--- config.mk ---
export PLATFORM = sky130hd
export DESIGN_NAME = fifo
export DESIGN_NICKNAME = fifo
export VERILOG_FILES = /design/flow/design.v
export SDC_FILE = /design/flow/constraint.sdc
export NUM_CORES = 4
export LEC_CHECK = 0
export CAP_MARGIN = 20
export CORE_MARGIN = 2
export CORE_UTILIZATION = 69
export SLEW_MARGIN = 20
--- constraint.sdc ---
create_clock -name core_clock -period 2.59 [get_ports {clk}]
set_input_delay 0.5180 -clock core_clock [delete_from_list [all_inputs] [get_ports {clk}]]
set_output_delay 0.5180 -clock core_clock [all_outputs]
set_load 0.01 [all_outputs]
--- design.v ---
module fifo#(parameter DEPTH = 16,
             parameter WIDTH = 16)(
  	input logic clk,
  	input logic rst,
  	input logic push_i,
    input logic [WIDTH-1:0] push_data_i,
  	input logic pop_i,
    output logic [WIDTH-1:0] pop_data_i,
    output logic fifo_full,
    output logic fifo_empty);
  localparam addr_bits = $clog2(DEPTH);
  localparam PUSH_ONLY = 2'b10;
  localparam POP_ONLY = 2'b01;
  localparam PUSH_AND_POP = 2'b11;
  logic [DEPTH-1:0][WIDTH-1:0] mem_queue;
  logic [addr_bits:0] rd_ptr, wr_ptr, nxt_rd_ptr, nxt_wr_ptr;
  logic [addr_bits:0] max_index_ptr, min_index_ptr;
  assign max_index_ptr = {1'b1,{addr_bits{1'b0}}};
  assign min_index_ptr = {addr_bits+1{1'b0}};
  assign fifo_full = (rd_ptr[addr_bits] != wr_ptr[addr_bits] ) && (rd_ptr[addr_bits-1:0] == wr_ptr[addr_bits-1:0] );
  assign fifo_empty = (rd_ptr == wr_ptr);
  assign nxt_rd_ptr = rd_ptr + {{addr_bits{1'b0}},1'b1};
  assign nxt_wr_ptr = wr_ptr + {{addr_bits{1'b0}},1'b1};
  always@(posedge clk) begin
    if (rst) begin
      rd_ptr <= {addr_bits+1{1'b0}};
      wr_ptr <= {addr_bits+1{1'b0}};
    end
    else begin
      case({push_i,pop_i})
        PUSH_ONLY: begin
          mem_queue[wr_ptr[addr_bits-1:0]] <= push_data_i;          
		  wr_ptr <= nxt_wr_ptr;
        end
        POP_ONLY: begin 
          pop_data_i <= mem_queue[rd_ptr[addr_bits-1:0]];
          rd_ptr <= nxt_rd_ptr;
        end
        PUSH_AND_POP: begin
          mem_queue[wr_ptr[addr_bits-1:0]] <= push_data_i;
          pop_data_i <= mem_queue[rd_ptr[addr_bits-1:0]];
          wr_ptr <= nxt_wr_ptr;
          rd_ptr <= nxt_rd_ptr;
        end
      endcase
    end
  end
endmodule
--- run.sh ---
#!/bin/bash
# the make line also repeats each setting of config.mk as NAME=value (left out here)
make -C /OpenROAD-flow-scripts/flow DESIGN_CONFIG=/design/flow/config.mk WORK_HOME=/design/flow/orfs CLKGATE_MAP_FILE= finish
==> impl_table.tex, run 1 <==
% Synthesis and place-and-route results
\begin{tabular}{lr}
\hline
Metric & Value \\
\hline
\multicolumn{2}{l}{\textbf{Synthesis}} \\
Fraction of the yosys area taken by sequential cells & 0.595 \\
Async SR Flop Fraction & 0 \\
Yosys stat cell total & 798 \\
Adder and majority cell fraction of the synthesized area & 0.00356 \\
Total of warnings raised by yosys & 1 \\
Per-instance average area after synthesis & 17.6 µm² \\
Number of instances in the synthesized netlist & 798 \\
Synthesized netlist net count & 822 \\
Multiplexer share of the synthesized area & 0.312 \\
Area leader share & 0.581 \\
Top cell types by occurrence after synthesis & edfxtp\_1, mux2\_2, mux4\_2 \\
AND-OR/OR-AND share of the synthesized area & 0.0219 \\
Most frequent cell after synthesis & edfxtp\_1 \\
Most instantiated flip-flop cell in the synthesis netlist & edfxtp\_1 \\
Synthesized-area fraction occupied by and/or/nand/nor cells & 0.0299 \\
Largest area contributor in the synthesized netlist & edfxtp\_1 \\
Xor and xnor fraction of the mapped netlist area & 0.00926 \\
Chip Area, Yosys & 0.0141 mm² \\
Cell variety after synth & 40 \\
Total standard cell area after synthesis & 0.0141 mm² \\
Top cells by area & edfxtp\_1, mux2\_2, mux4\_2 \\
Number of register bits inferred by synthesis & 282 \\
Prevailing logic family in the synthesized netlist & multiplexers \\
Count of library flops with an enable pin & 272 \\
\multicolumn{2}{l}{\textbf{Route}} \\
Antenna cell count & 0 \\
Average wire per standard cell & 26.9 µm \\
DRC violations left & 0 \\
Detailed-route vias per instance & 6.74 \\
Iteration count of the initial detailed-routing pass & 5 \\
Vias & 7669 \\
DRT antenna net count & 0 \\
Routed Wire Length & 30700 µm \\
Iter 0 DRT Violations & 654 \\
\multicolumn{2}{l}{\textbf{Worst hold path}} \\
Worst Hold End & rd\_ptr[4]\$\_SDFFE\_PP0N\_ \\
Number of cells on the worst hold path & 2 \\
Hold path start & rd\_ptr[4]\$\_SDFFE\_PP0N\_ \\
Hold WC Path Type & reg -> reg \\
\multicolumn{2}{l}{\textbf{Clocking}} \\
Clock latency of the later-clocked register in the worst-skew pair & 0.54 ns \\
Num CTS Buffers & 29 \\
Number of hold buffers added after cts & 0 \\
Clk slew on worst S/H paths & 0.06 ns \\
Root Buffer Master & clkbuf\_16 \\
Number of H-tree branching levels & 1 \\
CTS tree & done \\
Clock tree sinks & 282 \\
Max Root-Sink Buffers & 3 \\
\multicolumn{2}{l}{\textbf{Place}} \\
Number of input and output port buffers inserted & 37 \\
Final HPWL DP & 19200 µm \\
Cell area after placement & 0.0150 mm² \\
Final weighted congestion of routability-driven global placement & 0.852 \\
\multicolumn{2}{l}{\textbf{Setup path}} \\
Terminus of the critical flop-to-flop path & mem\_queue[167]\$\_DFFE\_PP\_ \\
CP Max Fanout & 14 \\
Worst setup path startpoint & wr\_ptr[0]\$\_SDFFE\_PP0N\_ \\
Slowest stage cell, crit path & ha\_1 \\
Type of origin of the critical path & flop \\
Endpoint required time on the critical path & 2.87 ns \\
Arrival time reported for the critical path endpoint & 2.78 ns \\
Type of the worst setup path & reg -> reg \\
Cell class contributing the biggest share of worst-path delay & buffers and inverters \\
Critical path buffer and inverter count & 4 \\
Cell breakdown of the critical path & inv\_6, ha\_1, inv\_1, a2111oi\_4, buf\_4, nand2\_2, buf\_12, mux2\_2 \\
R2r worst-path depth & 8 \\
Last element of the critical path & mem\_queue[167]\$\_DFFE\_PP\_ \\
Critical R2R Launch & wr\_ptr[0]\$\_SDFFE\_PP0N\_ \\
FF-to-FF setup slack & 0.09 ns \\
Kind of end point of the critical path & flop \\
Path length in cells of the critical path & 8 \\
Stage delay of the slowest cell on the critical path & 0.40 ns \\
\multicolumn{2}{l}{\textbf{Die}} \\
FP Rows & 52 \\
Initial core utilization & 0.699 \\
Die area & 0.0215 mm² \\
Ports placed on the boundary & 38 \\
Core area & 0.0201 mm² \\
Die y size & 147 µm \\
Die span in x & 147 µm \\
\multicolumn{2}{l}{\textbf{Power}} \\
Combinational-cell power consumption & 1.10 mW \\
Seq pwr share & 0.524 \\
Pwr/cell area & 640 mW/mm² \\
Top power group & registers \\
Net switching fraction of the power & 0.220 \\
Clock network fraction of design power & 0.368 \\
Clock network power consumption & 3.74 mW \\
Combinational fraction of design power & 0.108 \\
Sequential Power & 5.32 mW \\
Leak Pwr & 5.36 nW \\
Sw power & 2.23 mW \\
Largest vdd supply drop & 0.000569 V \\
Sum of internal, switching and leakage power & 10.2 mW \\
Internal power of the cells & 7.92 mW \\
\multicolumn{2}{l}{\textbf{GRT}} \\
Wire length of the first global-routing pass & 47800 µm \\
Maximum number of pins on one net before global-route repair & 49 \\
Overflow after GRT & 0 \\
Vias in the first global route & 8020 \\
Initial antenna violation count & 0 \\
Total routing usage reported by global routing & 0.294 \\
\multicolumn{2}{l}{\textbf{Final timing}} \\
Setup repair after global routing missed its margin & false \\
Final Hold Violation Tally & 0 \\
Max Transition Viols Final & 0 \\
Total setup violations reported at the end of the flow & 0 \\
Remaining max-slew budget at the tightest pin & 0.233 \\
Shortest period the worst path allows & 2.50 ns \\
Portion of the clock cycle consumed by the worst path in the final layout & 0.967 \\
Tightest Pin Transition & 1.15 ns \\
Maximum frequency from static timing analysis & 399 MHz \\
Worst hold-check slack & 0.557 ns \\
Layout Skew & 0.0103 ns \\
\multicolumn{2}{l}{\textbf{Finish}} \\
Sequential cell area & 0.00837 mm² \\
Area grow syn2layout & 12.9\% \\
MI comb area & 0.00530 mm² \\
Number of fill cells & 1089 \\
Post-layout net count & 871 \\
Final cell area excluding filler cells & 0.0159 mm² \\
Fraction of the core area covered by cells at the end of the flow & 0.789 \\
\multicolumn{2}{l}{\textbf{Job}} \\
Max Cap Violations & 0 \\
Total number of warnings across the stage logs & 30 \\
\multicolumn{2}{l}{\textbf{Outcome}} \\
Result of the run & no timing/DRC/antenna violations \\
\hline
\end{tabular}
[layout make-up]
class	count	share of cell area
Clock buffer	37	0.0476
Clock inverter	15	0.00544
Inverter	4	0.00126
Multi-Input combinational cell	443	0.334
Sequential cell	282	0.528
Tap cell	270	0.0213
Timing Repair Buffer	87	0.0625
[stage by stage]
stage          std cells  TNS [ns]  worst slack, ns
5_1_grt             1138         0           0.0239
2_1_floorplan        798   -592.44            -2.31
3_5_place_dp        1084         0           0.0483
6_report            1138         0           0.0857
4_1_cts             1137         0           0.0388
3_3_place_gp        1084         0            0.170
[metal layers]
metal / wire, µm / GRT usage / part of all wire / up-vias
li1: - / - / - / 3309
met4: 935 / 0.0927 / 0.030 / 0
met2: 15100 / 0.482 / 0.49 / 290
met3: 1890 / 0.0457 / 0.062 / 67
met5: 0 / 0 / 0 / -
met1: 12700 / 0.415 / 0.41 / 4003
[what timing repair did]
action / CTS / global route
resized: 1 / 3
hold endpoints to repair: 0 / 0
pin swaps: 0 / 1
setup buffers: 1 / 1
endpoints found under the setup margin: 2 / 5
==> run 2, diff against run 1 <==
Settings changed: CORE_UTILIZATION 69 to 70, CTS_CLUSTER_SIZE set to 39, PLACE_DENSITY_LB_ADDON set to 0.13, SETUP_SLACK_MARGIN set to 0.57.
Clock period 2.59 ns to 1.93 ns, I/O delays scaled along.
==> run 2 against run 1 <==
  * The layout now fails its checks (negative setup slack)
  * Sequential share of layout area down 5.8 points
  * Synthesized cell count unchanged
  * Combinational power up 92%
  * Maximum frequency up 8.6%
  * Non-clock buffer count up 80
  * Global-route usage up 9.5 points
  * Clock-buffer cell count down 6
  * Highest routed layer is now met5
  * Largest cell class unchanged
  * Critical path depth unchanged
  * Synthesized area unchanged
  * Sequential power up 35%
  * Largest power group unchanged
==> impl_table.tex, run 2 <==
% Synthesis and place-and-route results
\begin{tabular}{lr}
\hline
Metric & Value \\
\hline
\multicolumn{2}{l}{\textbf{Synthesis}} \\
Synthesized netlist net count & 822 \\
Largest area contributor in the synthesized netlist & edfxtp\_1 \\
Total of warnings raised by yosys & 1 \\
Most frequent cell after synthesis & edfxtp\_1 \\
Area leader share & 0.581 \\
Adder and majority cell fraction of the synthesized area & 0.00356 \\
Synthesized-area fraction occupied by and/or/nand/nor cells & 0.0299 \\
Async SR Flop Fraction & 0 \\
Number of register bits inferred by synthesis & 282 \\
Most instantiated flip-flop cell in the synthesis netlist & edfxtp\_1 \\
Fraction of the yosys area taken by sequential cells & 0.595 \\
Prevailing logic family in the synthesized netlist & multiplexers \\
Chip Area, Yosys & 0.0141 mm² \\
Multiplexer share of the synthesized area & 0.312 \\
Number of instances in the synthesized netlist & 798 \\
AND-OR/OR-AND share of the synthesized area & 0.0219 \\
Top cell types by occurrence after synthesis & edfxtp\_1, mux2\_2, mux4\_2 \\
Yosys stat cell total & 798 \\
Count of library flops with an enable pin & 272 \\
Per-instance average area after synthesis & 17.6 µm² \\
Xor and xnor fraction of the mapped netlist area & 0.00926 \\
Cell variety after synth & 40 \\
Total standard cell area after synthesis & 0.0141 mm² \\
Top cells by area & edfxtp\_1, mux2\_2, mux4\_2 \\
\multicolumn{2}{l}{\textbf{Final timing}} \\
Remaining max-slew budget at the tightest pin & 0.377 \\
Layout Skew & 0.0227 ns \\
Total setup violations reported at the end of the flow & 263 \\
Shortest period the worst path allows & 2.31 ns \\
Setup repair after global routing missed its margin & true \\
Tightest Pin Transition & 0.930 ns \\
Worst hold-check slack & 0.582 ns \\
Portion of the clock cycle consumed by the worst path in the final layout & 1.19 \\
Maximum frequency from static timing analysis & 434 MHz \\
Final Hold Violation Tally & 0 \\
Setup ws final & -0.376 ns \\
Max Transition Viols Final & 0 \\
\multicolumn{2}{l}{\textbf{Place}} \\
Cells after DPL & 1128 \\
Cell area after placement & 0.0160 mm² \\
Final weighted congestion of routability-driven global placement & 0.928 \\
Final HPWL DP & 22100 µm \\
Placement Setup Slack & -0.287 ns \\
Number of input and output port buffers inserted & 37 \\
\multicolumn{2}{l}{\textbf{Finish}} \\
Final cell area excluding filler cells & 0.0178 mm² \\
Number of fill cells & 611 \\
Cell Count, Final, Fillers Out & 1213 \\
Sequential cell area & 0.00838 mm² \\
Post-layout net count & 951 \\
MI comb area & 0.00601 mm² \\
Area grow syn2layout & 26.9\% \\
\multicolumn{2}{l}{\textbf{GRT}} \\
Total routing usage reported by global routing & 0.389 \\
Maximum number of pins on one net before global-route repair & 42 \\
Wire length of the first global-routing pass & 60300 µm \\
Vias in the first global route & 9067 \\
Overflow after GRT & 0 \\
Initial antenna violation count & 3 \\
\multicolumn{2}{l}{\textbf{Setup path}} \\
R2r worst-path depth & 8 \\
Cell breakdown of the critical path & inv\_8, ha\_4, inv\_4, a2111oi\_4, buf\_4, and2\_4, buf\_12, mux2\_4 \\
Stage delay of the slowest cell on the critical path & 0.39 ns \\
Worst setup path startpoint & wr\_ptr[0]\$\_SDFFE\_PP0N\_ \\
Type of the worst setup path & reg -> reg \\
Path length in cells of the critical path & 8 \\
FF-to-FF setup slack & -0.38 ns \\
Terminus of the critical flop-to-flop path & mem\_queue[107]\$\_DFFE\_PP\_ \\
Kind of end point of the critical path & flop \\
Endpoint required time on the critical path & 2.21 ns \\
Cell class contributing the biggest share of worst-path delay & buffers and inverters \\
Arrival time reported for the critical path endpoint & 2.59 ns \\
Last element of the critical path & mem\_queue[107]\$\_DFFE\_PP\_ \\
Slowest stage cell, crit path & dfxtp\_4 \\
Critical R2R Launch & wr\_ptr[0]\$\_SDFFE\_PP0N\_ \\
Type of origin of the critical path & flop \\
CP Max Fanout & 11 \\
Critical path buffer and inverter count & 4 \\
\multicolumn{2}{l}{\textbf{Power}} \\
Top power group & registers \\
Clock network power consumption & 5.73 mW \\
Sum of internal, switching and leakage power & 15.0 mW \\
Sequential Power & 7.19 mW \\
Seq pwr share & 0.478 \\
Clock network fraction of design power & 0.381 \\
Leak Pwr & 6.30 nW \\
Combinational-cell power consumption & 2.11 mW \\
Combinational fraction of design power & 0.141 \\
Largest vdd supply drop & 0.000911 V \\
Pwr/cell area & 843 mW/mm² \\
Sw power & 3.67 mW \\
Internal power of the cells & 11.4 mW \\
Net switching fraction of the power & 0.244 \\
\multicolumn{2}{l}{\textbf{Outcome}} \\
Reasons for failing layout checks & negative setup slack \\
Result of the run & finished with violations \\
\multicolumn{2}{l}{\textbf{Route}} \\
Iter 0 DRT Violations & 1202 \\
Average wire per standard cell & 36.3 µm \\
Detailed-route vias per instance & 7.42 \\
DRC violations left & 0 \\
Routed Wire Length & 44000 µm \\
Vias & 8997 \\
DRT antenna net count & 0 \\
Iteration count of the initial detailed-routing pass & 5 \\
\multicolumn{2}{l}{\textbf{Clocking}} \\
Root Buffer Master & clkbuf\_16 \\
Clock tree sinks & 282 \\
Number of hold buffers added after cts & 0 \\
Clk slew on worst S/H paths & 0.07 ns \\
Num CTS Buffers & 28 \\
Clock latency of the later-clocked register in the worst-skew pair & 0.56 ns \\
CTS tree & done \\
Number of H-tree branching levels & 1 \\
Max Root-Sink Buffers & 3 \\
\multicolumn{2}{l}{\textbf{Worst hold path}} \\
Number of cells on the worst hold path & 1 \\
Hold WC Path Type & reg -> reg \\
Hold path start & mem\_queue[161]\$\_DFFE\_PP\_ \\
Worst Hold End & mem\_queue[161]\$\_DFFE\_PP\_ \\
\multicolumn{2}{l}{\textbf{Die}} \\
Die area & 0.0212 mm² \\
Die span in x & 146 µm \\
Ports placed on the boundary & 38 \\
FP Rows & 51 \\
Initial core utilization & 0.717 \\
Core area & 0.0196 mm² \\
Die y size & 146 µm \\
\multicolumn{2}{l}{\textbf{Job}} \\
Total number of warnings across the stage logs & 31 \\
Max Cap Violations & 0 \\
\hline
\end{tabular}
run 2: cell type report:
cell class / instances / share of cell area
clock inverter: 19 / 0.0114
inverter: 4 / 0.00154
clock buffer: 31 / 0.0411
antenna: 1 / 0.000140
multi-input combinational: 444 / 0.337
timing repair buffer: 167 / 0.120
sequential: 282 / 0.470
tap: 265 / 0.0186
run 2: per-layer routing:
layer / up-vias / GRT usage / wire, µm
met4: 2 / 0.183 / 2680
met5: - / 0 / 12
li1: 3473 / - / -
met3: 183 / 0.0812 / 4770
met1: 4567 / 0.514 / 14700
met2: 772 / 0.630 / 21800
run 2: metrics by stage:
| step | TNS (ns) | util |
|---|---|---|
| floorplan | -778.96 | - |
| global placement | -32.08 | 0.815 |
| detailed placement | -43.74 | 0.815 |
| CTS | -36.24 | 0.897 |
| global route | -69.56 | 0.910 |
| finish | -59.33 | 0.910 |
run 2: what timing repair did:
item / CTS / global route
gates cloned: 8 / 3
pin swaps: 35 / 20
setup endpoints to repair: 293 / 295
resized: 146 / 28
setup buffers: 17 / 6
==> run 3, diff against run 2 <==
Settings changed: CELL_PAD_IN_SITES_GLOBAL_PLACEMENT set to 0, CORE_UTILIZATION 70 to 72, CTS_CLUSTER_SIZE 39 to not set, GPL_ROUTABILITY_DRIVEN set to 0, GPL_TIMING_DRIVEN set to 1, HOLD_SLACK_MARGIN set to -0.04, MIN_ROUTING_LAYER set to met1, PLACE_DENSITY set to 0.39, PLACE_DENSITY_LB_ADDON 0.13 to not set, SETUP_SLACK_MARGIN 0.57 to -0.2.
Clock period 1.93 ns to 2.0 ns, I/O delays scaled along.
==> run 3 against run 2 <==
  * Largest power group unchanged
  * Flip-flop count stayed put
  * Worst setup slack better by 0.15 ns
  * Clock skew is 0.0073 ns lower
  * Highest routed layer is now met4
  * Combinational power is 24% lower
  * Synthesized cell count stayed put
  * Routed wire length is 24% lower
  * Maximum frequency is 3.7% higher
  * Clock-buffer cell count is 3 higher
  * Sequential power is 3.9% lower
  * The layout still fails its checks (negative setup slack)
  * Critical endpoint is now mem_queue[30]$_DFFE_PP_
  * Synthesized area stayed put
==> impl_table.tex, run 3 <==
% Synthesis and place-and-route results
\begin{tabular}{lr}
\hline
Metric & Value \\
\hline
\multicolumn{2}{l}{\textbf{Outcome}} \\
Result of the run & finished with violations \\
Reasons for failing layout checks & negative setup slack \\
\multicolumn{2}{l}{\textbf{Setup path}} \\
Slowest stage cell, crit path & dfxtp\_4 \\
Terminus of the critical flop-to-flop path & mem\_queue[30]\$\_DFFE\_PP\_ \\
Arrival time reported for the critical path endpoint & 2.53 ns \\
Cell breakdown of the critical path & inv\_6, ha\_4, nor3b\_4, nor4\_4, and3\_4, buf\_4, mux2\_4 \\
Type of the worst setup path & reg -> reg \\
R2r worst-path depth & 7 \\
FF-to-FF setup slack & -0.22 ns \\
Endpoint required time on the critical path & 2.30 ns \\
Type of origin of the critical path & flop \\
Cell class contributing the biggest share of worst-path delay & simple AND/OR/NAND/NOR gates \\
Last element of the critical path & mem\_queue[30]\$\_DFFE\_PP\_ \\
Worst setup path startpoint & wr\_ptr[0]\$\_SDFFE\_PP0N\_ \\
Path length in cells of the critical path & 7 \\
Critical path buffer and inverter count & 2 \\
CP Max Fanout & 7 \\
Critical R2R Launch & wr\_ptr[0]\$\_SDFFE\_PP0N\_ \\
Kind of end point of the critical path & flop \\
Stage delay of the slowest cell on the critical path & 0.39 ns \\
\multicolumn{2}{l}{\textbf{Die}} \\
FP Rows & 51 \\
Die span in x & 144 µm \\
Initial core utilization & 0.727 \\
Core area & 0.0193 mm² \\
Ports placed on the boundary & 38 \\
Die y size & 144 µm \\
Die area & 0.0207 mm² \\
\multicolumn{2}{l}{\textbf{Route}} \\
Detailed-route vias per instance & 6.82 \\
Routed Wire Length & 33500 µm \\
DRC violations left & 0 \\
Vias & 7983 \\
DRT antenna net count & 0 \\
Iter 0 DRT Violations & 714 \\
Average wire per standard cell & 28.6 µm \\
Iteration count of the initial detailed-routing pass & 5 \\
\multicolumn{2}{l}{\textbf{Power}} \\
Net switching fraction of the power & 0.229 \\
Sum of internal, switching and leakage power & 14.0 mW \\
Combinational-cell power consumption & 1.60 mW \\
Pwr/cell area & 836 mW/mm² \\
Clock network fraction of design power & 0.394 \\
Sw power & 3.21 mW \\
Top power group & registers \\
Combinational fraction of design power & 0.114 \\
Seq pwr share & 0.492 \\
Sequential Power & 6.91 mW \\
Clock network power consumption & 5.53 mW \\
Internal power of the cells & 10.8 mW \\
Leak Pwr & 5.80 nW \\
Largest vdd supply drop & 0.000771 V \\
\multicolumn{2}{l}{\textbf{GRT}} \\
Overflow after GRT & 0 \\
Total routing usage reported by global routing & 0.319 \\
Vias in the first global route & 8374 \\
Wire length of the first global-routing pass & 48700 µm \\
Initial antenna violation count & 0 \\
Maximum number of pins on one net before global-route repair & 40 \\
\multicolumn{2}{l}{\textbf{Final timing}} \\
Setup ws final & -0.224 ns \\
Remaining max-slew budget at the tightest pin & 0.544 \\
Setup repair after global routing missed its margin & true \\
Maximum frequency from static timing analysis & 450 MHz \\
Total setup violations reported at the end of the flow & 255 \\
Tightest Pin Transition & 0.682 ns \\
Portion of the clock cycle consumed by the worst path in the final layout & 1.11 \\
Shortest period the worst path allows & 2.22 ns \\
Worst hold-check slack & 0.540 ns \\
Final Hold Violation Tally & 0 \\
Layout Skew & 0.0153 ns \\
Max Transition Viols Final & 0 \\
\multicolumn{2}{l}{\textbf{Synthesis}} \\
Most instantiated flip-flop cell in the synthesis netlist & edfxtp\_1 \\
Area leader share & 0.581 \\
Most frequent cell after synthesis & edfxtp\_1 \\
Number of register bits inferred by synthesis & 282 \\
Synthesized netlist net count & 822 \\
Per-instance average area after synthesis & 17.6 µm² \\
Xor and xnor fraction of the mapped netlist area & 0.00926 \\
Cell variety after synth & 40 \\
Top cell types by occurrence after synthesis & edfxtp\_1, mux2\_2, mux4\_2 \\
Synthesized-area fraction occupied by and/or/nand/nor cells & 0.0299 \\
Chip Area, Yosys & 0.0141 mm² \\
Multiplexer share of the synthesized area & 0.312 \\
Async SR Flop Fraction & 0 \\
Yosys stat cell total & 798 \\
Fraction of the yosys area taken by sequential cells & 0.595 \\
Prevailing logic family in the synthesized netlist & multiplexers \\
AND-OR/OR-AND share of the synthesized area & 0.0219 \\
Number of instances in the synthesized netlist & 798 \\
Total standard cell area after synthesis & 0.0141 mm² \\
Largest area contributor in the synthesized netlist & edfxtp\_1 \\
Count of library flops with an enable pin & 272 \\
Top cells by area & edfxtp\_1, mux2\_2, mux4\_2 \\
Total of warnings raised by yosys & 1 \\
Adder and majority cell fraction of the synthesized area & 0.00356 \\
\multicolumn{2}{l}{\textbf{Clocking}} \\
CTS tree & done \\
Number of hold buffers added after cts & 0 \\
Clock tree sinks & 282 \\
Num CTS Buffers & 29 \\
Max Root-Sink Buffers & 3 \\
Root Buffer Master & clkbuf\_16 \\
Clock latency of the later-clocked register in the worst-skew pair & 0.56 ns \\
Clk slew on worst S/H paths & 0.06 ns \\
Number of H-tree branching levels & 1 \\
\multicolumn{2}{l}{\textbf{Finish}} \\
Area grow syn2layout & 19.4\% \\
Post-layout net count & 906 \\
Cell Count, Final, Fillers Out & 1171 \\
Fraction of the core area covered by cells at the end of the flow & 0.868 \\
\multicolumn{2}{l}{\textbf{Worst hold path}} \\
Worst Hold End & wr\_ptr[4]\$\_SDFFE\_PP0N\_ \\
Number of cells on the worst hold path & 2 \\
Hold path start & wr\_ptr[4]\$\_SDFFE\_PP0N\_ \\
Hold WC Path Type & reg -> reg \\
\multicolumn{2}{l}{\textbf{Job}} \\
Max Cap Violations & 0 \\
Total number of warnings across the stage logs & 32 \\
\multicolumn{2}{l}{\textbf{Place}} \\
Final HPWL DP & 19300 µm \\
Number of input and output port buffers inserted & 37 \\
Cells after DPL & 1100 \\
\hline
\end{tabular}
==> run 3: layer usage <==
metal | part of all wire | vias up | wire length, µm | track usage
li1 | - | 3371 | - | -
met1 | 0.39 | 4135 | 13000 | 0.424
met2 | 0.50 | 401 | 16800 | 0.532
met3 | 0.078 | 76 | 2620 | 0.0630
met4 | 0.031 | 0 | 1050 | 0.117
met5 | 0 | - | 0 | 0
==> run 3: per-stage QoR <==
| stage | worst slack, ns | TNS, ns | area, µm² |
|---|---|---|---|
| 2_1_floorplan | -2.79 | -747.35 | 14400 |
| 3_5_place_dp | -0.222 | -29.27 | 15500 |
| 4_1_cts | -0.209 | -30.64 | 16500 |
| 6_report | -0.224 | -36.70 | 16800 |
| 3_3_place_gp | -0.154 | -18.32 | 15500 |
| 5_1_grt | -0.286 | -49.02 | 16800 |
==> run 3: area by class of cell <==
| cell class | instances | area [µm²] |
|---|---|---|
| fill | 830 | 2550 |
| clock buffer | 34 | 744 |
| timing repair buffer | 122 | 1450 |
| sequential | 282 | 8380 |
| tap | 265 | 332 |
| clock inverter | 20 | 224 |
| inverter | 4 | 27.5 |
| antenna | 1 | 2.50 |
| multi-input combinational | 443 | 5630 |
==> run 3: timing repair <==
item,in CTS,in global routing
gates resized,8,24
pin swaps,2,8
buffers inserted,4,15
endpoints found under the setup margin,22,156
gates cloned,0,3
==> run 4, diff against run 3 <==
Settings changed: CELL_PAD_IN_SITES_GLOBAL_PLACEMENT 0 to not set, CORE_UTILIZATION 72 to 40, GPL_ROUTABILITY_DRIVEN 0 to not set, GPL_TIMING_DRIVEN 1 to not set, HOLD_SLACK_MARGIN -0.04 to not set, MIN_ROUTING_LAYER met1 to not set, PLACE_DENSITY 0.39 to not set, SETUP_SLACK_MARGIN -0.2 to 0.14.
Clock period 2.0 ns to 3.41 ns, I/O delays scaled along.
==> run 4 against run 3 <==
  * The run now finishes clean
  * Hold slack improved by 0.0095 ns
  * Maximum frequency decreased by 27%
  * Flip-flop count unchanged
  * Clock power decreased by 37%
  * Critical path type unchanged
  * Largest power group unchanged
  * Highest routed layer unchanged
==> impl_table.tex, run 4 <==
% Synthesis and place-and-route results
\begin{tabular}{lr}
\hline
Metric & Value \\
\hline
\multicolumn{2}{l}{\textbf{Outcome}} \\
Result of the run & no timing/DRC/antenna violations \\
\multicolumn{2}{l}{\textbf{Synthesis}} \\
Top cell types by occurrence after synthesis & edfxtp\_1, mux2\_2, mux4\_2 \\
Async SR Flop Fraction & 0 \\
Cell variety after synth & 40 \\
Number of register bits inferred by synthesis & 282 \\
Most instantiated flip-flop cell in the synthesis netlist & edfxtp\_1 \\
Largest area contributor in the synthesized netlist & edfxtp\_1 \\
Adder and majority cell fraction of the synthesized area & 0.00356 \\
Synthesized-area fraction occupied by and/or/nand/nor cells & 0.0299 \\
Multiplexer share of the synthesized area & 0.312 \\
Synthesized netlist net count & 822 \\
Area leader share & 0.581 \\
Most frequent cell after synthesis & edfxtp\_1 \\
Chip Area, Yosys & 0.0141 mm² \\
Prevailing logic family in the synthesized netlist & multiplexers \\
Total of warnings raised by yosys & 1 \\
Yosys stat cell total & 798 \\
Count of library flops with an enable pin & 272 \\
Per-instance average area after synthesis & 17.6 µm² \\
Xor and xnor fraction of the mapped netlist area & 0.00926 \\
Total standard cell area after synthesis & 0.0141 mm² \\
Fraction of the yosys area taken by sequential cells & 0.595 \\
Top cells by area & edfxtp\_1, mux2\_2, mux4\_2 \\
AND-OR/OR-AND share of the synthesized area & 0.0219 \\
Number of instances in the synthesized netlist & 798 \\
\multicolumn{2}{l}{\textbf{GRT}} \\
Vias in the first global route & 7296 \\
Total routing usage reported by global routing & 0.173 \\
Initial antenna violation count & 0 \\
Maximum number of pins on one net before global-route repair & 68 \\
Overflow after GRT & 0 \\
Wire length of the first global-routing pass & 47000 µm \\
\multicolumn{2}{l}{\textbf{Setup path}} \\
Slowest stage cell, crit path & dfxtp\_1 \\
Arrival time reported for the critical path endpoint & 3.37 ns \\
Cell class contributing the biggest share of worst-path delay & simple AND/OR/NAND/NOR gates \\
CP Max Fanout & 16 \\
Path length in cells of the critical path & 6 \\
R2r worst-path depth & 6 \\
Critical R2R Launch & wr\_ptr[0]\$\_SDFFE\_PP0N\_ \\
Critical path buffer and inverter count & 1 \\
Kind of end point of the critical path & flop \\
Type of origin of the critical path & flop \\
Terminus of the critical flop-to-flop path & mem\_queue[195]\$\_DFFE\_PP\_ \\
Worst setup path startpoint & wr\_ptr[0]\$\_SDFFE\_PP0N\_ \\
FF-to-FF setup slack & 0.36 ns \\
Stage delay of the slowest cell on the critical path & 0.68 ns \\
Type of the worst setup path & reg -> reg \\
Last element of the critical path & mem\_queue[195]\$\_DFFE\_PP\_ \\
Endpoint required time on the critical path & 3.72 ns \\
Cell breakdown of the critical path & inv\_6, ha\_1, xnor2\_2, nor2b\_1, nand2\_2, mux2\_2 \\
\multicolumn{2}{l}{\textbf{Power}} \\
Combinational fraction of design power & 0.094 \\
Largest vdd supply drop & 0.000375 V \\
Pwr/cell area & 521 mW/mm² \\
Top power group & registers \\
Seq pwr share & 0.485 \\
Clock network power consumption & 3.51 mW \\
Sequential Power & 4.05 mW \\
Leak Pwr & 5.28 nW \\
Clock network fraction of design power & 0.421 \\
Net switching fraction of the power & 0.222 \\
Sum of internal, switching and leakage power & 8.34 mW \\
Internal power of the cells & 6.48 mW \\
Sw power & 1.85 mW \\
Combinational-cell power consumption & 0.781 mW \\
\multicolumn{2}{l}{\textbf{Final timing}} \\
Layout Skew & 0.0162 ns \\
Remaining max-slew budget at the tightest pin & 0.251 \\
Portion of the clock cycle consumed by the worst path in the final layout & 0.895 \\
Setup repair after global routing missed its margin & false \\
Final Hold Violation Tally & 0 \\
Shortest period the worst path allows & 3.05 ns \\
Tightest Pin Transition & 1.12 ns \\
Total setup violations reported at the end of the flow & 0 \\
Maximum frequency from static timing analysis & 328 MHz \\
Max Transition Viols Final & 0 \\
Setup ws final & 0.359 ns \\
Worst hold-check slack & 0.550 ns \\
\multicolumn{2}{l}{\textbf{Finish}} \\
Final cell area excluding filler cells & 0.0160 mm² \\
Fraction of the core area covered by cells at the end of the flow & 0.463 \\
Number of fill cells & 3044 \\
Area grow syn2layout & 13.8\% \\
Post-layout net count & 848 \\
\multicolumn{2}{l}{\textbf{Place}} \\
Placement Setup Slack & 0.389 ns \\
Number of input and output port buffers inserted & 37 \\
Final HPWL DP & 18000 µm \\
Cell area after placement & 0.0149 mm² \\
Final weighted congestion of routability-driven global placement & 0.731 \\
\multicolumn{2}{l}{\textbf{Worst hold path}} \\
Hold WC Path Type & reg -> reg \\
Number of cells on the worst hold path & 2 \\
Hold path start & rd\_ptr[4]\$\_SDFFE\_PP0N\_ \\
Worst Hold End & rd\_ptr[4]\$\_SDFFE\_PP0N\_ \\
\multicolumn{2}{l}{\textbf{Route}} \\
DRC violations left & 0 \\
Routed Wire Length & 30900 µm \\
Routed met1 length & 15100 µm \\
Vias & 7231 \\
Iter 0 DRT Violations & 524 \\
Uppermost metal layer occupied by signal nets & met4 \\
Routed wl met3 & 1090 µm \\
Iteration count of the initial detailed-routing pass & 4 \\
Average wire per standard cell & 23.7 µm \\
Length of routed met2 wiring & 14100 µm \\
DRT antenna net count & 0 \\
Antenna cell count & 0 \\
Detailed-route vias per instance & 5.55 \\
\multicolumn{2}{l}{\textbf{Die}} \\
Die area & 0.0367 mm² \\
Die y size & 191 µm \\
Ports placed on the boundary & 38 \\
Core area & 0.0345 mm² \\
FP Rows & 68 \\
Initial core utilization & 0.407 \\
Die span in x & 191 µm \\
\multicolumn{2}{l}{\textbf{Clocking}} \\
Root Buffer Master & clkbuf\_16 \\
Num CTS Buffers & 31 \\
Clk slew on worst S/H paths & 0.06 ns \\
Clock tree sinks & 282 \\
CTS resizes & 0 \\
Number of H-tree branching levels & 1 \\
Number of hold buffers added after cts & 0 \\
CTS tree & done \\
Max Root-Sink Buffers & 3 \\
Clock latency of the later-clocked register in the worst-skew pair & 0.57 ns \\
Postcts setup bufs & 0 \\
\multicolumn{2}{l}{\textbf{Job}} \\
Total number of warnings across the stage logs & 28 \\
Max Cap Violations & 0 \\
\hline
\end{tabular}
==> run 4: through the flow <==
step / TNS, ns / std cells
after global routing: 0 / 1304
after detailed placement: 0 / 1246
after global placement: 0 / 1246
final: 0 / 1304
after floorplan: -424.51 / 798
after CTS: 0 / 1304
==> run 4: layout make-up <==
type                    instances  area (µm²)  share of cell area
repair buffers                 62         658              0.0411
clock inverters                24         278              0.0174
inverters                       4        20.0             0.00125
multi-input cells             443        5310               0.332
flip-flops and latches        282        8380               0.524
clock buffers                  34         787              0.0492
well taps                     455         569              0.0356
==> run 4: per-layer routing <==
metal  vias to the layer above  GRT usage
met4                         0     0.0391
met5                         -          0
li1                       3280          -
met1                      3792      0.262
met3                        38     0.0283
met2                       121      0.260
==> run 5, diff against run 4 <==
Settings changed: ABC_AREA set to 1, CAP_MARGIN 20 to 0, CELL_PAD_IN_SITES_DETAIL_PLACEMENT set to 0, CELL_PAD_IN_SITES_GLOBAL_PLACEMENT set to 1, CORE_MARGIN 2 to 3, CORE_UTILIZATION 40 to 41, CTS_CLUSTER_DIAMETER set to 142, CTS_CLUSTER_SIZE set to 16, GPL_ROUTABILITY_DRIVEN set to 0, GPL_TIMING_DRIVEN set to 0, HOLD_SLACK_MARGIN set to 0.16, MIN_ROUTING_LAYER set to met1, PLACE_DENSITY set to 0.93, SETUP_SLACK_MARGIN 0.14 to 0.67, TNS_END_PERCENT set to 70.
Clock period 3.41 ns to 3.62 ns, I/O delays scaled along.
==> run 5 against run 4 <==
  * First-iteration DRC count rose to 5.3 times the previous value
  * Maximum frequency rose by 0.80%
  * Combinational power increased by 88%
  * Sequential share of layout area shrank 5.5 points
  * Clock power down 34%
  * Final cell count is 81% higher
  * Via count grew 110%
  * Global-route usage grew 12 points
  * Hold slack got worse by 0.027 ns
  * Synthesized cell count grew 120%
  * Critical endpoint is now mem_queue[201]$_DFFE_PP_
==> impl_table.tex, run 5 <==
% Synthesis and place-and-route results
\begin{tabular}{lr}
\hline
Metric & Value \\
\hline
\multicolumn{2}{l}{\textbf{Outcome}} \\
Result of the run & no timing/DRC/antenna violations \\
\multicolumn{2}{l}{\textbf{GRT}} \\
Wire length of the first global-routing pass & 87900 µm \\
Overflow after GRT & 0 \\
Initial antenna violation count & 0 \\
Total routing usage reported by global routing & 0.296 \\
Maximum number of pins on one net before global-route repair & 28 \\
Vias in the first global route & 14000 \\
\multicolumn{2}{l}{\textbf{Clocking}} \\
Number of H-tree branching levels & 1 \\
Clk slew on worst S/H paths & 0.07 ns \\
Clock latency of the later-clocked register in the worst-skew pair & 0.56 ns \\
Max Root-Sink Buffers & 3 \\
CTS tree & done \\
Number of hold buffers added after cts & 0 \\
Root Buffer Master & clkbuf\_16 \\
Num CTS Buffers & 21 \\
Clock tree sinks & 282 \\
\multicolumn{2}{l}{\textbf{Place}} \\
Number of input and output port buffers inserted & 36 \\
Final HPWL DP & 41700 µm \\
Cell area after placement & 0.0166 mm² \\
\multicolumn{2}{l}{\textbf{Power}} \\
Sequential Power & 3.81 mW \\
Pwr/cell area & 425 mW/mm² \\
Internal power of the cells & 5.19 mW \\
Net switching fraction of the power & 0.317 \\
Combinational fraction of design power & 0.194 \\
Top power group & registers \\
Combinational-cell power consumption & 1.47 mW \\
Clock network fraction of design power & 0.305 \\
Largest vdd supply drop & 0.000222 V \\
Seq pwr share & 0.501 \\
Leak Pwr & 6.72 nW \\
Clock network power consumption & 2.32 mW \\
Sw power & 2.41 mW \\
\multicolumn{2}{l}{\textbf{Setup path}} \\
Stage delay of the slowest cell on the critical path & 0.55 ns \\
Slowest stage cell, crit path & nor2\_4 \\
CP Max Fanout & 10 \\
Critical R2R Launch & wr\_ptr[0]\$\_SDFFE\_PP0N\_ \\
Type of the worst setup path & reg -> reg \\
Cell breakdown of the critical path & inv\_2, clkbuf\_4, ha\_1, nand2\_2, buf\_2, nand4\_1, nor2\_4, nand4\_1, nand2\_1 \\
Crit path top cell by count & nand4\_1 \\
Kind of end point of the critical path & flop \\
Endpoint required time on the critical path & 4.02 ns \\
Path length in cells of the critical path & 9 \\
Terminus of the critical flop-to-flop path & mem\_queue[201]\$\_DFFE\_PP\_ \\
Type of origin of the critical path & flop \\
Critical path buffer and inverter count & 3 \\
Cell class contributing the biggest share of worst-path delay & simple AND/OR/NAND/NOR gates \\
FF-to-FF setup slack & 0.59 ns \\
Arrival time reported for the critical path endpoint & 3.43 ns \\
Last element of the critical path & mem\_queue[201]\$\_DFFE\_PP\_ \\
Worst setup path startpoint & wr\_ptr[0]\$\_SDFFE\_PP0N\_ \\
R2r worst-path depth & 9 \\
\multicolumn{2}{l}{\textbf{Synthesis}} \\
Synthesized-area fraction occupied by and/or/nand/nor cells & 0.320 \\
Most frequent cell after synthesis & nand2\_1 \\
Number of instances in the synthesized netlist & 1775 \\
Fraction of the yosys area taken by sequential cells & 0.547 \\
Per-instance average area after synthesis & 8.62 µm² \\
Largest area contributor in the synthesized netlist & edfxtp\_1 \\
Async SR Flop Fraction & 0 \\
AND-OR/OR-AND share of the synthesized area & 0.0801 \\
Prevailing logic family in the synthesized netlist & simple AND/OR/NAND/NOR gates \\
Top cells by area & edfxtp\_1, nand2\_1, nand4\_1 \\
Area leader share & 0.534 \\
Number of register bits inferred by synthesis & 282 \\
Count of library flops with an enable pin & 272 \\
Yosys stat cell total & 1775 \\
Chip Area, Yosys & 0.0153 mm² \\
Adder and majority cell fraction of the synthesized area & 0.00327 \\
Synthesized netlist net count & 1799 \\
Xor and xnor fraction of the mapped netlist area & 0.00466 \\
Multiplexer share of the synthesized area & 0 \\
Cell variety after synth & 31 \\
Top cell types by occurrence after synthesis & nand2\_1, edfxtp\_1, nor2\_1 \\
Total of warnings raised by yosys & 1 \\
Most instantiated flip-flop cell in the synthesis netlist & edfxtp\_1 \\
Total standard cell area after synthesis & 0.0153 mm² \\
\multicolumn{2}{l}{\textbf{Route}} \\
Vias & 15100 \\
DRC violations left & 0 \\
Routed Wire Length & 60600 µm \\
Iter 0 DRT Violations & 2783 \\
Iteration count of the initial detailed-routing pass & 6 \\
Detailed-route vias per instance & 6.43 \\
Average wire per standard cell & 25.7 µm \\
DRT antenna net count & 0 \\
\multicolumn{2}{l}{\textbf{Die}} \\
Initial core utilization & 0.417 \\
Die span in x & 199 µm \\
FP Rows & 70 \\
Core area & 0.0367 mm² \\
Die area & 0.0397 mm² \\
Die y size & 199 µm \\
Ports placed on the boundary & 38 \\
\multicolumn{2}{l}{\textbf{Final timing}} \\
Worst hold-check slack & 0.523 ns \\
Remaining max-slew budget at the tightest pin & 0.346 \\
Tightest Pin Transition & 0.981 ns \\
Setup repair after global routing missed its margin & true \\
Final Hold Violation Tally & 0 \\
Layout Skew & 0.0324 ns \\
Total setup violations reported at the end of the flow & 0 \\
Maximum frequency from static timing analysis & 330 MHz \\
Portion of the clock cycle consumed by the worst path in the final layout & 0.836 \\
Shortest period the worst path allows & 3.03 ns \\
Final TNS setup & 0 ns \\
Max Transition Viols Final & 0 \\
\multicolumn{2}{l}{\textbf{Finish}} \\
Sequential cell area & 0.00838 mm² \\
Area grow syn2layout & 16.8\% \\
Post-layout net count & 1896 \\
Number of fill cells & 3401 \\
Final cell area excluding filler cells & 0.0179 mm² \\
MI comb area & 0.00649 mm² \\
\multicolumn{2}{l}{\textbf{Job}} \\
Max Cap Violations & 0 \\
Total number of warnings across the stage logs & 30 \\
\multicolumn{2}{l}{\textbf{Worst hold path}} \\
Number of cells on the worst hold path & 1 \\
Hold path start & wr\_ptr[4]\$\_SDFFE\_PP0N\_ \\
Worst Hold End & wr\_ptr[4]\$\_SDFFE\_PP0N\_ \\
Hold WC Path Type & reg -> reg \\
\hline
\end{tabular}
## run 5: layout make-up
cell class | count | share of cell area
buffer | 156 | 0.0411
sequential | 282 | 0.469
tap | 468 | 0.0328
antenna | 2 | 0.000280
clock buffer | 34 | 0.0322
inverter | 17 | 0.00392
multi-input combinational | 1320 | 0.363
timing repair buffer | 74 | 0.0566
clock inverter | 2 | 0.000981
## run 5: what timing repair did
item | in CTS | in global routing
buffers inserted | 2 | 23
setup endpoints to repair | 252 | 232
cloned | 0 | 0
resized | 62 | 48
pin swaps | 2 | 17
## run 5: metrics by stage
step / util / instances / power, mW / setup slack, ns
6_report: 0.487 / 2355 / 7.60 / 0.593
5_1_grt: 0.487 / 2353 / 7.78 / 0.522
4_1_cts: 0.474 / 2330 / 7.42 / 0.605
3_5_place_dp: 0.452 / 2292 / 5.18 / 0.140
3_3_place_gp: 0.443 / 2279 / 5.14 / -3.74
2_1_floorplan: - / 1775 / 4.65 / -1.43
## run 5: per-layer routing
metal  track usage  vias up  part of all wire
li1              -     6514                 -
met1         0.393     7031              0.36
met2         0.419     1319              0.40
met3        0.0966      274              0.16
met4         0.184        0             0.077
met5             0        -                 0
==> run 6, diff against run 5 <==
Settings changed: ABC_AREA 1 to not set, CAP_MARGIN 0 to 5, CELL_PAD_IN_SITES_DETAIL_PLACEMENT 0 to 1, CORE_UTILIZATION 41 to 65, CTS_CLUSTER_DIAMETER 142 to not set, CTS_CLUSTER_SIZE 16 to not set, MIN_ROUTING_LAYER met1 to met2, PLACE_DENSITY 0.93 to not set, PLACE_DENSITY_LB_ADDON set to 0.21, SETUP_SLACK_MARGIN 0.67 to not set.
==> run 6 against run 5 <==
  * Sequential share of layout area rose by 5.4 points
  * Worst setup slack got worse by 0.53 ns
  * Global-route usage rose by 24 points
  * Critical path depth fell by 2
  * Via count fell by 26%
  * Clock power rose by 36%
  * Synthesized area fell by 8.1%
  * First-iteration DRC count rose by 8.9%
  * Die area fell by 41%
  * Final cell count fell by 50%
  * Total power rose by 4.2%
==> impl_table.tex, run 6 <==
% Synthesis and place-and-route results
\begin{tabular}{lr}
\hline
Metric & Value \\
\hline
\multicolumn{2}{l}{\textbf{Die}} \\
Die area & 0.0234 mm² \\
Die span in x & 153 µm \\
Die y size & 153 µm \\
Initial core utilization & 0.664 \\
Ports placed on the boundary & 38 \\
FP Rows & 53 \\
Core area & 0.0212 mm² \\
\multicolumn{2}{l}{\textbf{Setup path}} \\
Path length in cells of the critical path & 7 \\
FF-to-FF setup slack & 0.23 ns \\
Arrival time reported for the critical path endpoint & 2.83 ns \\
Type of the worst setup path & reg -> out \\
Terminus of the critical flop-to-flop path & pop\_data\_i[11]\$\_DFFE\_PP\_ \\
Critical path buffer and inverter count & 4 \\
Critical R2R Launch & rd\_ptr[1]\$\_SDFFE\_PP0N\_ \\
Cell class contributing the biggest share of worst-path delay & buffers and inverters \\
Type of origin of the critical path & flop \\
Kind of end point of the critical path & primary output \\
Endpoint required time on the critical path & 2.90 ns \\
R2r worst-path depth & 5 \\
Stage delay of the slowest cell on the critical path & 0.56 ns \\
Worst setup path startpoint & rd\_ptr[0]\$\_SDFFE\_PP0N\_ \\
Last element of the critical path & fifo\_full \\
CP Max Fanout & 10 \\
Cell breakdown of the critical path & clkbuf\_1, buf\_8, buf\_6, xnor2\_1, nand4\_1, nor2b\_1, clkdlybuf4s50\_1 \\
Slowest stage cell, crit path & clkdlybuf4s50\_1 \\
\multicolumn{2}{l}{\textbf{Job}} \\
Total number of warnings across the stage logs & 28 \\
Max Cap Violations & 0 \\
\multicolumn{2}{l}{\textbf{GRT}} \\
Vias in the first global route & 13400 \\
Wire length of the first global-routing pass & 64800 µm \\
Total routing usage reported by global routing & 0.538 \\
Overflow after GRT & 0 \\
Initial antenna violation count & 0 \\
Maximum number of pins on one net before global-route repair & 33 \\
\multicolumn{2}{l}{\textbf{Clocking}} \\
CTS tree & done \\
Max Root-Sink Buffers & 3 \\
Clk slew on worst S/H paths & 0.07 ns \\
Postcts setup bufs & 0 \\
Clock latency of the later-clocked register in the worst-skew pair & 0.59 ns \\
Root Buffer Master & clkbuf\_16 \\
Clock tree sinks & 282 \\
Number of H-tree branching levels & 1 \\
Num CTS Buffers & 30 \\
\multicolumn{2}{l}{\textbf{Route}} \\
Average wire per standard cell & 37.3 µm \\
Detailed-route vias per instance & 9.56 \\
Iteration count of the initial detailed-routing pass & 9 \\
Vias & 11200 \\
DRC violations left & 0 \\
Antenna cell count & 0 \\
Uppermost metal layer occupied by signal nets & met5 \\
DRT antenna net count & 0 \\
Iter 0 DRT Violations & 3031 \\
Routed met1 length & 0 µm \\
Length of routed met2 wiring & 21100 µm \\
Routed wl met3 & 16300 µm \\
Routed Wire Length & 43800 µm \\
\multicolumn{2}{l}{\textbf{Power}} \\
Seq pwr share & 0.484 \\
Largest vdd supply drop & 0.000454 V \\
Net switching fraction of the power & 0.257 \\
Leak Pwr & 5.38 nW \\
Combinational-cell power consumption & 0.923 mW \\
Sw power & 2.04 mW \\
Combinational fraction of design power & 0.117 \\
Sequential Power & 3.83 mW \\
Clock network fraction of design power & 0.399 \\
Sum of internal, switching and leakage power & 7.92 mW \\
Clock network power consumption & 3.16 mW \\
Pwr/cell area & 495 mW/mm² \\
Internal power of the cells & 5.88 mW \\
Top power group & registers \\
\multicolumn{2}{l}{\textbf{Synthesis}} \\
Cell variety after synth & 40 \\
Largest area contributor in the synthesized netlist & edfxtp\_1 \\
Prevailing logic family in the synthesized netlist & multiplexers \\
Chip Area, Yosys & 0.0141 mm² \\
Multiplexer share of the synthesized area & 0.312 \\
Most frequent cell after synthesis & edfxtp\_1 \\
Fraction of the yosys area taken by sequential cells & 0.595 \\
Synthesized netlist net count & 822 \\
AND-OR/OR-AND share of the synthesized area & 0.0219 \\
Total of warnings raised by yosys & 1 \\
Synthesized-area fraction occupied by and/or/nand/nor cells & 0.0299 \\
Top cell types by occurrence after synthesis & edfxtp\_1, mux2\_2, mux4\_2 \\
Number of register bits inferred by synthesis & 282 \\
Yosys stat cell total & 798 \\
Async SR Flop Fraction & 0 \\
Adder and majority cell fraction of the synthesized area & 0.00356 \\
Top cells by area & edfxtp\_1, mux2\_2, mux4\_2 \\
Per-instance average area after synthesis & 17.6 µm² \\
Number of instances in the synthesized netlist & 798 \\
Most instantiated flip-flop cell in the synthesis netlist & edfxtp\_1 \\
Total standard cell area after synthesis & 0.0141 mm² \\
Count of library flops with an enable pin & 272 \\
Area leader share & 0.581 \\
Xor and xnor fraction of the mapped netlist area & 0.00926 \\
\multicolumn{2}{l}{\textbf{Final timing}} \\
Portion of the clock cycle consumed by the worst path in the final layout & 0.981 \\
Tightest Pin Transition & 1.12 ns \\
Worst hold-check slack & 0.499 ns \\
Setup ws final & 0.0676 ns \\
Max Transition Viols Final & 0 \\
Remaining max-slew budget at the tightest pin & 0.251 \\
Setup repair after global routing missed its margin & false \\
Layout Skew & 0.0191 ns \\
Maximum frequency from static timing analysis & 281 MHz \\
Shortest period the worst path allows & 3.55 ns \\
Final TNS setup & 0 ns \\
Total setup violations reported at the end of the flow & 0 \\
Final Hold Violation Tally & 0 \\
\multicolumn{2}{l}{\textbf{Finish}} \\
Post-layout net count & 900 \\
Number of fill cells & 1615 \\
Area grow syn2layout & 13.8\% \\
\multicolumn{2}{l}{\textbf{Worst hold path}} \\
Number of cells on the worst hold path & 3 \\
Worst Hold End & wr\_ptr[1]\$\_SDFFE\_PP0N\_ \\
Hold path start & push\_i \\
Hold WC Path Type & in -> reg \\
\multicolumn{2}{l}{\textbf{Outcome}} \\
Result of the run & no timing/DRC/antenna violations \\
\multicolumn{2}{l}{\textbf{Place}} \\
Final HPWL DP & 25500 µm \\
Placement Setup Slack & 0.444 ns \\
Number of input and output port buffers inserted & 35 \\
\hline
\end{tabular}
-- run 6: routing by layer --
| layer | vias to the layer above | track usage |
|---|---|---|
| li1 | 3344 | - |
| met1 | 3436 | - |
| met2 | 3736 | 0.681 |
| met3 | 708 | 0.631 |
| met4 | 12 | 0.179 |
| met5 | - | 0.205 |
-- run 6: layout make-up --
type / count / area [µm²] / area share
Tap cell: 275 / 344 / 0.0215
Multi-Input combinational cell: 443 / 5300 / 0.331
Clock inverter: 19 / 173 / 0.0108
Sequential cell: 282 / 8370 / 0.523
Timing Repair Buffer: 46 / 607 / 0.0379
Buffer: 69 / 405 / 0.0253
Clock buffer: 37 / 777 / 0.0486
Inverter: 4 / 20.0 / 0.00125
-- run 6: timing repair --
action,4_1_cts,5_1_grt
hold buffers,0,0
setup endpoints to repair,2,2
gates resized,2,5
-- run 6: metrics by stage --
stage                util  cell area, µm²  cells
detailed placement  0.710           15000   1119
floorplan               -           14100    798
global route        0.756           16000   1175
finish              0.756           16000   1175
global placement    0.698           14800   1108
CTS                 0.755           16000   1175
==> run 7, diff against run 6 <==
Settings changed: CAP_MARGIN 5 to 20, CELL_PAD_IN_SITES_DETAIL_PLACEMENT 1 to not set, CELL_PAD_IN_SITES_GLOBAL_PLACEMENT 1 to not set, CORE_MARGIN 3 to 2, CORE_UTILIZATION 65 to 72, CTS_CLUSTER_DIAMETER set to 364, CTS_CLUSTER_SIZE set to 32, GPL_ROUTABILITY_DRIVEN 0 to not set, GPL_TIMING_DRIVEN 0 to not set, HOLD_SLACK_MARGIN 0.16 to -0.06, MIN_ROUTING_LAYER met2 to not set, PLACE_DENSITY set to 0.42, PLACE_DENSITY_LB_ADDON 0.21 to not set, TNS_END_PERCENT 70 to not set.
Clock period 3.62 ns to 2.18 ns, I/O delays scaled along.
==> run 7 against run 6 <==
  * Now fails the layout checks on negative setup slack
  * First-iteration DRC count decreased by 72%
  * Combinational power grew 65%
  * Non-clock buffer count down 1
  * Register-to-register slack got worse by 0.29 ns
  * Clock power is 15% lower
  * Final cell count down 4.3%
  * Clock-buffer cell count shrank 21
  * Worst setup slack worse by 0.16 ns
  * Routed wire length decreased by 26%
==> impl_table.tex, run 7 <==
% Synthesis and place-and-route results
\begin{tabular}{lr}
\hline
Metric & Value \\
\hline
\multicolumn{2}{l}{\textbf{Final timing}} \\
Shortest period the worst path allows & 2.28 ns \\
Setup repair after global routing missed its margin & true \\
Maximum frequency from static timing analysis & 440 MHz \\
Worst hold-check slack & 0.586 ns \\
Layout Skew & 0.0246 ns \\
Final Hold Violation Tally & 0 \\
Tightest Pin Transition & 1.10 ns \\
Remaining max-slew budget at the tightest pin & 0.267 \\
Setup ws final & -0.0952 ns \\
Max Transition Viols Final & 0 \\
Portion of the clock cycle consumed by the worst path in the final layout & 1.04 \\
Total setup violations reported at the end of the flow & 84 \\
\multicolumn{2}{l}{\textbf{GRT}} \\
Wire length of the first global-routing pass & 45500 µm \\
Routing usage on met1 & 0.419 \\
Total routing usage reported by global routing & 0.299 \\
Vias in the first global route & 7737 \\
Overflow after GRT & 0 \\
GR Layer Usage met3 & 0.0403 \\
Busiest layer in global routing & met2 \\
Met2 track demand over resource in global routing & 0.503 \\
Initial antenna violation count & 1 \\
Maximum number of pins on one net before global-route repair & 57 \\
\multicolumn{2}{l}{\textbf{Setup path}} \\
Cell breakdown of the critical path & buf\_4, xnor2\_2, nand4\_1, nor2b\_1, clkdlybuf4s15\_2 \\
Stage delay of the slowest cell on the critical path & 0.43 ns \\
Worst setup path startpoint & wr\_ptr[0]\$\_SDFFE\_PP0N\_ \\
Endpoint required time on the critical path & 1.74 ns \\
Slowest stage cell, crit path & dfxtp\_4 \\
Last element of the critical path & fifo\_full \\
Kind of end point of the critical path & primary output \\
Terminus of the critical flop-to-flop path & mem\_queue[32]\$\_DFFE\_PP\_ \\
Critical R2R Launch & wr\_ptr[0]\$\_SDFFE\_PP0N\_ \\
Type of the worst setup path & reg -> out \\
CP Max Fanout & 4 \\
Path length in cells of the critical path & 5 \\
R2r worst-path depth & 8 \\
Type of origin of the critical path & flop \\
Arrival time reported for the critical path endpoint & 1.84 ns \\
FF-to-FF setup slack & -0.06 ns \\
Critical path buffer and inverter count & 2 \\
Cell class contributing the biggest share of worst-path delay & flip-flops \\
\multicolumn{2}{l}{\textbf{Job}} \\
Max Cap Violations & 0 \\
Total number of warnings across the stage logs & 31 \\
\multicolumn{2}{l}{\textbf{Power}} \\
Clock network fraction of design power & 0.254 \\
Combinational-cell power consumption & 1.52 mW \\
Largest vdd supply drop & 0.000728 V \\
Sequential Power & 6.33 mW \\
Top power group & registers \\
Leak Pwr & 5.67 nW \\
Seq pwr share & 0.601 \\
Pwr/cell area & 642 mW/mm² \\
Net switching fraction of the power & 0.228 \\
Internal power of the cells & 8.13 mW \\
Clock network power consumption & 2.68 mW \\
Combinational fraction of design power & 0.145 \\
Sw power & 2.40 mW \\
\multicolumn{2}{l}{\textbf{Synthesis}} \\
Fraction of the yosys area taken by sequential cells & 0.595 \\
Number of register bits inferred by synthesis & 282 \\
Top cell types by occurrence after synthesis & edfxtp\_1, mux2\_2, mux4\_2 \\
Area leader share & 0.581 \\
Synthesized-area fraction occupied by and/or/nand/nor cells & 0.0299 \\
Count of library flops with an enable pin & 272 \\
AND-OR/OR-AND share of the synthesized area & 0.0219 \\
Prevailing logic family in the synthesized netlist & multiplexers \\
Total of warnings raised by yosys & 1 \\
Yosys stat cell total & 798 \\
Xor and xnor fraction of the mapped netlist area & 0.00926 \\
Total standard cell area after synthesis & 0.0141 mm² \\
Async SR Flop Fraction & 0 \\
Top cells by area & edfxtp\_1, mux2\_2, mux4\_2 \\
Most instantiated flip-flop cell in the synthesis netlist & edfxtp\_1 \\
Adder and majority cell fraction of the synthesized area & 0.00356 \\
Chip Area, Yosys & 0.0141 mm² \\
Number of instances in the synthesized netlist & 798 \\
Multiplexer share of the synthesized area & 0.312 \\
Per-instance average area after synthesis & 17.6 µm² \\
Synthesized netlist net count & 822 \\
Most frequent cell after synthesis & edfxtp\_1 \\
Cell variety after synth & 40 \\
Largest area contributor in the synthesized netlist & edfxtp\_1 \\
\multicolumn{2}{l}{\textbf{Clocking}} \\
Clock latency of the later-clocked register in the worst-skew pair & 0.50 ns \\
Clock tree sinks & 282 \\
Max Root-Sink Buffers & 3 \\
Number of hold buffers added after cts & 0 \\
Number of H-tree branching levels & 1 \\
Root Buffer Master & clkbuf\_16 \\
Clk slew on worst S/H paths & 0.12 ns \\
CTS tree & done \\
Num CTS Buffers & 12 \\
\multicolumn{2}{l}{\textbf{Place}} \\
Final HPWL DP & 19600 µm \\
Number of input and output port buffers inserted & 37 \\
Cell area after placement & 0.0155 mm² \\
Final weighted congestion of routability-driven global placement & 0.783 \\
\multicolumn{2}{l}{\textbf{Die}} \\
Die area & 0.0207 mm² \\
Core area & 0.0193 mm² \\
Die y size & 144 µm \\
Ports placed on the boundary & 38 \\
Initial core utilization & 0.727 \\
FP Rows & 51 \\
Die span in x & 144 µm \\
\multicolumn{2}{l}{\textbf{Route}} \\
Iter 0 DRT Violations & 852 \\
Vias & 7682 \\
Routed Wire Length & 32400 µm \\
DRT antenna net count & 0 \\
Iteration count of the initial detailed-routing pass & 7 \\
DRC violations left & 0 \\
Average wire per standard cell & 28.8 µm \\
Detailed-route vias per instance & 6.83 \\
Antenna cell count & 0 \\
\multicolumn{2}{l}{\textbf{Finish}} \\
Area grow syn2layout & 16.6\% \\
Post-layout net count & 881 \\
Fraction of the core area covered by cells at the end of the flow & 0.848 \\
Final cell area excluding filler cells & 0.0164 mm² \\
MI comb area & 0.00575 mm² \\
Number of fill cells & 879 \\
Sequential cell area & 0.00838 mm² \\
\multicolumn{2}{l}{\textbf{Worst hold path}} \\
Hold path start & mem\_queue[229]\$\_DFFE\_PP\_ \\
Number of cells on the worst hold path & 1 \\
Worst Hold End & mem\_queue[229]\$\_DFFE\_PP\_ \\
Hold WC Path Type & reg -> reg \\
\multicolumn{2}{l}{\textbf{Outcome}} \\
Reasons for failing layout checks & negative setup slack \\
Result of the run & finished with violations \\
\hline
\end{tabular}
run 7: what timing repair did:
item / in CTS / in global routing
resized: 15 / 44
setup endpoints to repair: 110 / 132
endpoints found under the hold margin: 0 / 0
buffers inserted: 2 / 8
gates cloned: 1 / 6
pin swaps: 7 / 14
run 7: metrics by stage:
stage | setup slack (ns) | TNS [ns] | cells | total power, mW
after floorplan | -2.64 | -680.79 | 798 | 7.40
after global placement | 0.0175 | 0 | 1091 | 7.74
after detailed placement | -0.0534 | -1.08 | 1091 | 7.81
after CTS | 0.0000588 | 0 | 1111 | 10.4
after global routing | -0.157 | -7.02 | 1125 | 10.8
final | -0.0952 | -2.15 | 1125 | 10.5
run 7: layout make-up:
| type | instances | area share |
|---|---|---|
| Clock inverter | 1 | 0.000534 |
| Timing Repair Buffer | 114 | 0.0947 |
| Sequential cell | 282 | 0.511 |
| Clock buffer | 16 | 0.0205 |
| Multi-Input combinational cell | 443 | 0.351 |
| Inverter | 4 | 0.00183 |
| Tap cell | 265 | 0.0202 |
run 7: metal layers:
| metal | share of wire | wire [µm] |
|---|---|---|
| met5 | 0.00031 | 10 |
| met4 | 0.030 | 973 |
| met3 | 0.053 | 1710 |
| met2 | 0.51 | 16700 |
| met1 | 0.40 | 13000 |
==> run 8, diff against run 7 <==
Settings changed: CAP_MARGIN 20 to 0, CELL_PAD_IN_SITES_DETAIL_PLACEMENT set to 1, CELL_PAD_IN_SITES_GLOBAL_PLACEMENT set to 1, CORE_MARGIN 2 to 7, CORE_UTILIZATION 72 to 60, CTS_CLUSTER_DIAMETER 364 to not set, CTS_CLUSTER_SIZE 32 to not set, GPL_ROUTABILITY_DRIVEN set to 0, GPL_TIMING_DRIVEN set to 1, HOLD_SLACK_MARGIN -0.06 to 0.16, MIN_ROUTING_LAYER set to met1, PLACE_DENSITY 0.42 to 0.93, TNS_END_PERCENT set to 70.
Clock period 2.18 ns to 3.62 ns, I/O delays scaled along.
==> run 8 against run 7 <==
  * Now clean on timing, DRC and antenna
  * Clock power up 6%
  * Combinational power down 51%
  * Total power down 30%
  * Sequential share of layout area grew 2.6 points
  * Non-clock buffer count down 57
  * Worst setup slack better by 0.49 ns
  * Routed wire length increased by 11%
  * Clock-buffer cell count increased by 26
  * Utilization down 16 points
  * Critical path type is now reg -> reg
==> impl_table.tex, run 8 <==
% Synthesis and place-and-route results
\begin{tabular}{lr}
\hline
Metric & Value \\
\hline
\multicolumn{2}{l}{\textbf{Outcome}} \\
Result of the run & no timing/DRC/antenna violations \\
\multicolumn{2}{l}{\textbf{Final timing}} \\
Layout Skew & 0.0127 ns \\
Total setup violations reported at the end of the flow & 0 \\
Maximum frequency from static timing analysis & 310 MHz \\
Portion of the clock cycle consumed by the worst path in the final layout & 0.892 \\
Shortest period the worst path allows & 3.23 ns \\
Tightest Pin Transition & 0.718 ns \\
\multicolumn{2}{l}{\textbf{Place}} \\
Placement Setup Slack & 0.456 ns \\
Number of input and output port buffers inserted & 37 \\
Final HPWL DP & 21400 µm \\
\multicolumn{2}{l}{\textbf{Power}} \\
Pwr/cell area & 476 mW/mm² \\
Sequential Power & 3.84 mW \\
Sum of internal, switching and leakage power & 7.42 mW \\
Sw power & 1.73 mW \\
Net switching fraction of the power & 0.233 \\
Clock network power consumption & 2.83 mW \\
Combinational-cell power consumption & 0.748 mW \\
Top power group & registers \\
\multicolumn{2}{l}{\textbf{Worst hold path}} \\
Number of cells on the worst hold path & 2 \\
Hold path start & rd\_ptr[4]\$\_SDFFE\_PP0N\_ \\
Hold WC Path Type & reg -> reg \\
Worst Hold End & rd\_ptr[4]\$\_SDFFE\_PP0N\_ \\
\multicolumn{2}{l}{\textbf{Die}} \\
Core area & 0.0228 mm² \\
Initial core utilization & 0.617 \\
Die span in x & 167 µm \\
\multicolumn{2}{l}{\textbf{Synthesis}} \\
Count of library flops with an enable pin & 272 \\
Total standard cell area after synthesis & 0.0141 mm² \\
Number of register bits inferred by synthesis & 282 \\
Most instantiated flip-flop cell in the synthesis netlist & edfxtp\_1 \\
Fraction of the yosys area taken by sequential cells & 0.595 \\
Top cells by area & edfxtp\_1, mux2\_2, mux4\_2 \\
Synthesized-area fraction occupied by and/or/nand/nor cells & 0.0299 \\
Most frequent cell after synthesis & edfxtp\_1 \\
Number of instances in the synthesized netlist & 798 \\
Prevailing logic family in the synthesized netlist & multiplexers \\
AND-OR/OR-AND share of the synthesized area & 0.0219 \\
Synthesized netlist net count & 822 \\
\multicolumn{2}{l}{\textbf{Clocking}} \\
Number of hold buffers added after cts & 0 \\
Clock tree sinks & 282 \\
Postcts setup bufs & 0 \\
CTS tree & done \\
CTS resizes & 0 \\
Clk slew on worst S/H paths & 0.06 ns \\
Root Buffer Master & clkbuf\_16 \\
Num CTS Buffers & 30 \\
Number of H-tree branching levels & 1 \\
Max Root-Sink Buffers & 3 \\
\multicolumn{2}{l}{\textbf{Route}} \\
Average wire per standard cell & 31.0 µm \\
Detailed-route vias per instance & 6.63 \\
Uppermost metal layer occupied by signal nets & met4 \\
Length of routed met2 wiring & 18500 µm \\
Routed Wire Length & 35800 µm \\
\multicolumn{2}{l}{\textbf{Finish}} \\
Post-layout net count & 842 \\
Area grow syn2layout & 10.8\% \\
Fraction of the core area covered by cells at the end of the flow & 0.684 \\
Final cell area excluding filler cells & 0.0156 mm² \\
\multicolumn{2}{l}{\textbf{Setup path}} \\
Stage delay of the slowest cell on the critical path & 0.68 ns \\
Terminus of the critical flop-to-flop path & mem\_queue[196]\$\_DFFE\_PP\_ \\
Arrival time reported for the critical path endpoint & 3.52 ns \\
Cell breakdown of the critical path & inv\_6, ha\_1, xnor2\_2, nor2b\_1, nand2\_2, mux2\_2 \\
Type of the worst setup path & reg -> reg \\
Cell class contributing the biggest share of worst-path delay & simple AND/OR/NAND/NOR gates \\
Critical R2R Launch & wr\_ptr[0]\$\_SDFFE\_PP0N\_ \\
Path length in cells of the critical path & 6 \\
FF-to-FF setup slack & 0.39 ns \\
Slowest stage cell, crit path & dfxtp\_1 \\
\multicolumn{2}{l}{\textbf{Job}} \\
Max Cap Violations & 0 \\
Total number of warnings across the stage logs & 28 \\
\multicolumn{2}{l}{\textbf{GRT}} \\
Vias in the first global route & 8563 \\
Initial antenna violation count & 1 \\
Total routing usage reported by global routing & 0.258 \\
\hline
\end{tabular}
-- run 8: final cells by class --
type                            count  area, µm²
Tap cell                          313        392
Timing Repair Buffer               57        596
Antenna cell                        1       2.50
Sequential cell                   282       8370
Clock buffer                       42        826
Clock inverter                     13       66.3
Multi-Input combinational cell    443       5300
Fill cell                        1849       7200
Inverter                            4       20.0
-- run 8: per-stage QoR --
step	hold slack [ns]	setup TNS (ns)	std cells
global route	0.580	0	1155
floorplan	0.498	-381.50	798
detailed placement	0.526	0	1099
finish	0.538	0	1155
global placement	0.517	0	1099
CTS	0.544	0	1154
-- run 8: per-layer routing --
| metal | track usage | up-vias |
|---|---|---|
| li1 | - | 3248 |
| met1 | 0.317 | 4058 |
| met2 | 0.451 | 263 |
| met3 | 0.0442 | 88 |
| met4 | 0.105 | 0 |
| met5 | 0 | - |
Power is estimated from default activity; no workload was simulated.
